Design huffman, start of the top module:
module huffman(clk, reset, gray_valid, gray_data, CNT_valid, CNT1, CNT2, CNT3, CNT4, CNT5, CNT6,
    code_valid, HC1, HC2, HC3, HC4, HC5, HC6, M1, M2, M3, M4, M5, M6);
Size in the first run: ~1600 cells after synthesis, roughly 240 flip-flops, ~160 I/O pins, roughly 16000 µm² of cells after synthesis.
Settings: LEC_CHECK=0, CAP_MARGIN=20, CORE_MARGIN=2, CORE_UTILIZATION=65, CTS_CLUSTER_DIAMETER=30, HOLD_SLACK_MARGIN=-0.09, SETUP_SLACK_MARGIN=-0.3, SLEW_MARGIN=20; clock period 4.6 ns.
run.sh (not shown) runs the stock make flow with config.mk's settings and CLKGATE_MAP_FILE=.
The first run finished with setup timing left.
==> next run, changes <==
Settings changed: ABC_AREA from default to 1, CORE_UTILIZATION 65 to 72, CTS_CLUSTER_DIAMETER 30 to 360, CTS_CLUSTER_SIZE from default to 51, HOLD_SLACK_MARGIN -0.09 to 0.3, PLACE_DENSITY from default to 0.65, SETUP_SLACK_MARGIN -0.3 to default.
Clock period 4.6 ns to 2.99 ns, I/O delays scaled along.
Result: With this change the flow failed in clock tree synthesis on DPL-0038. Synthesized area climbs by a few percent. Die size drops by a few percent. Synthesized cell count climbs by well over a third.
==> next run, changes <==
Settings changed: ABC_AREA 1 to default, CORE_UTILIZATION 72 to 70, CTS_CLUSTER_DIAMETER 360 to 49, CTS_CLUSTER_SIZE 51 to default, HOLD_SLACK_MARGIN 0.3 to default, PLACE_DENSITY 0.65 to default, SETUP_SLACK_MARGIN from default to 1.03.
Clock period 2.99 ns to 5.91 ns, I/O delays scaled along.
Result: The new run went through all stages and came out clean; die area fell by about 2.7%; synthesized area fell by about 5.5%; synthesized cell count fell by 37%.
==> next run, changes <==
Settings changed: CELL_PAD_IN_SITES_GLOBAL_PLACEMENT from default to 3, CORE_MARGIN 2 to 8, CORE_UTILIZATION 70 to 40, CTS_CLUSTER_DIAMETER 49 to 210, SETUP_SLACK_MARGIN 1.03 to default.
Clock period 5.91 ns to 6.2 ns, I/O delays scaled along.
Die size increases by 94%.
Fmax decreases by 2.6%.
Critical path depth decreases by 4.
Sequential cell count is unchanged.
Non-clock buffer count decreases by 47.
Worst hold slack hardly moves.

========
## ember
huffman again, from the RTL that the note above started with.
==> flow/config.mk <==
export PLATFORM = sky130hd
export DESIGN_NAME = huffman
export DESIGN_NICKNAME = huffman
export VERILOG_FILES = /design/flow/design.v
export SDC_FILE = /design/flow/constraint.sdc
export NUM_CORES = 4
export LEC_CHECK = 0
export CAP_MARGIN = 20
export CORE_MARGIN = 2
export CORE_UTILIZATION = 68
export CTS_CLUSTER_DIAMETER = 29
export CTS_CLUSTER_SIZE = 15
export SETUP_SLACK_MARGIN = 0.69
export SLEW_MARGIN = 20
==> flow/constraint.sdc <==
create_clock -name core_clock -period 5.56 [get_ports {clk}]
set_input_delay 1.1120 -clock core_clock [delete_from_list [all_inputs] [get_ports {clk}]]
set_output_delay 1.1120 -clock core_clock [all_outputs]
set_load 0.01 [all_outputs]
Tool error GRT-0232 stopped ember during global routing (5_1_grt); no final results.
What pepper does differently from ember at the input level:
Settings: clearing SETUP_SLACK_MARGIN, which used to be 0.69; clearing CTS_CLUSTER_DIAMETER, which used to be 29; clearing CTS_CLUSTER_SIZE, which used to be 15; swapping 68 for 39 in CORE_UTILIZATION; swapping 5.56 for 6.0 in the clock period (ns, I/O delays scaled along).
==> results <==
pepper: no failed stages, no open violations at the end
pepper vs. ember: post-synthesis cell count did not really move, post-CTS resize count went down, placed wire-length estimate went up, setup slack after placement went up.
pepper against ember; die area is up by more than half.
Setup changes, pepper to cedar
Settings: CTS_CLUSTER_DIAMETER now 340, previously not set; PLACE_DENSITY now 0.41, previously not set; ABC_AREA now 1, previously not set; CORE_UTILIZATION now 66, was 39; TNS_END_PERCENT now 5, previously not set; CTS_CLUSTER_SIZE now 95, previously not set; the clock period (ns, I/O delays scaled along) now 3.35, was 6.0.
Results
Looking at total placed cells including tap cells, cedar sits above pepper. Lower area after synthesis among pepper and cedar: pepper. Taking pepper as the reference point, the post-synthesis share of cell area spent on and-or and or-and gates of cedar rises by 4.5 points. As of cedar, synthesized instance count had risen by more than half compared to pepper. Delta (cedar minus pepper): vertical die dimension lost 21%, summed standard-cell area reported by yosys picked up an extra 930 sq um, area fraction in full adders, half adders and majority gates lost 0.20 points, total cells reported by yosys after synthesis picked up an extra about 60%. cedar failed in global routing (5_1_grt) with GRT-0232. As of cedar, number of cell rows had fallen by more than 10% compared to pepper.
#### Input delta (xenon over cedar)
Settings: CTS_CLUSTER_SIZE no longer set, was 95; CORE_UTILIZATION now 40, was 66; PLACE_DENSITY no longer set, was 0.41; TNS_END_PERCENT no longer set, was 5; ABC_AREA no longer set, was 1; CTS_CLUSTER_DIAMETER no longer set, was 340; the clock period (ns, I/O delays scaled along) now 6.0, was 3.35.
Results
The flow ended early for cedar: it failed with a tool error in global routing (5_1_grt). xenon: done, clean on timing, DRC and antenna. xenon: width of the die higher than cedar. For the post-synthesis cell count, xenon came in 37% lower than cedar did. The number of gates given a new drive strength after cts of xenon falls short of that of cedar by 105. The die used by xenon is larger than the one used by cedar. xenon gives less synthesized area than cedar did. Looking at prevailing logic family in the synthesized netlist, the simple AND/OR/NAND/NOR gates result is from cedar; the multiplexers one comes from xenon. cedar has higher post-synthesis share of cell area spent on and, or, nand and nor gates than xenon.

========
huffman again, from the RTL that the note above started with.
Settings: LEC_CHECK=0, CAP_MARGIN=35, CELL_PAD_IN_SITES_DETAIL_PLACEMENT=0, CELL_PAD_IN_SITES_GLOBAL_PLACEMENT=3, CORE_ASPECT_RATIO=1.69, CORE_MARGIN=2, CORE_UTILIZATION=57, CTS_CLUSTER_DIAMETER=148, GPL_TIMING_DRIVEN=1, HOLD_SLACK_MARGIN=0.14, MAX_ROUTING_LAYER=met4, MIN_ROUTING_LAYER=met2, SETUP_SLACK_MARGIN=-0.1, SLEW_MARGIN=20, TNS_END_PERCENT=15; clock period 5.71 ns.
The first run died in 3_1_place_gp_skip_io.
Next try:
- CAP_MARGIN: 35 -> 20
- CELL_PAD_IN_SITES_DETAIL_PLACEMENT: 0 -> default
- CELL_PAD_IN_SITES_GLOBAL_PLACEMENT: 3 -> default
- CORE_ASPECT_RATIO: 1.69 -> default
- CORE_UTILIZATION: 57 -> 72
- CTS_CLUSTER_DIAMETER: 148 -> default
- CTS_CLUSTER_SIZE: default -> 51
- GPL_TIMING_DRIVEN: 1 -> default
- HOLD_SLACK_MARGIN: 0.14 -> default
- MAX_ROUTING_LAYER: met4 -> default
- MIN_ROUTING_LAYER: met2 -> default
- PLACE_DENSITY: default -> 0.65
- SETUP_SLACK_MARGIN: -0.1 -> default
- TNS_END_PERCENT: 15 -> default
- clock period: 5.71 -> 2.99 ns (I/O delays scaled with it)
Outcome: The new run stopped in 4_1_cts. Synthesized cell count is unchanged. Die size drops by 21%. Synthesized area does not change.
Next try:
- ABC_AREA: default -> 0
- CTS_CLUSTER_DIAMETER: default -> 373
- CTS_CLUSTER_SIZE: 51 -> 100
- PLACE_DENSITY: 0.65 -> 0.42
- clock period: 2.99 -> 4.52 ns (I/O delays scaled with it)
With this change the flow failed in 5_1_grt, error GRT-0232; die area is unchanged; synthesized cell count stays the same; area after synthesis stays the same.
Next try:
- ABC_AREA: 0 -> 1
- CTS_CLUSTER_DIAMETER: 373 -> 201
- CTS_CLUSTER_SIZE: 100 -> 51
- MAX_ROUTING_LAYER: default -> met4
- PLACE_DENSITY: 0.42 -> 0.65
- clock period: 4.52 -> 2.99 ns (I/O delays scaled with it)
Effect: Now the flow never finished: it broke off in 4_1_cts on DPL-0038; synthesized cell count went up by well over a third; die area grows by a few percent; synthesized area increases by a few percent.
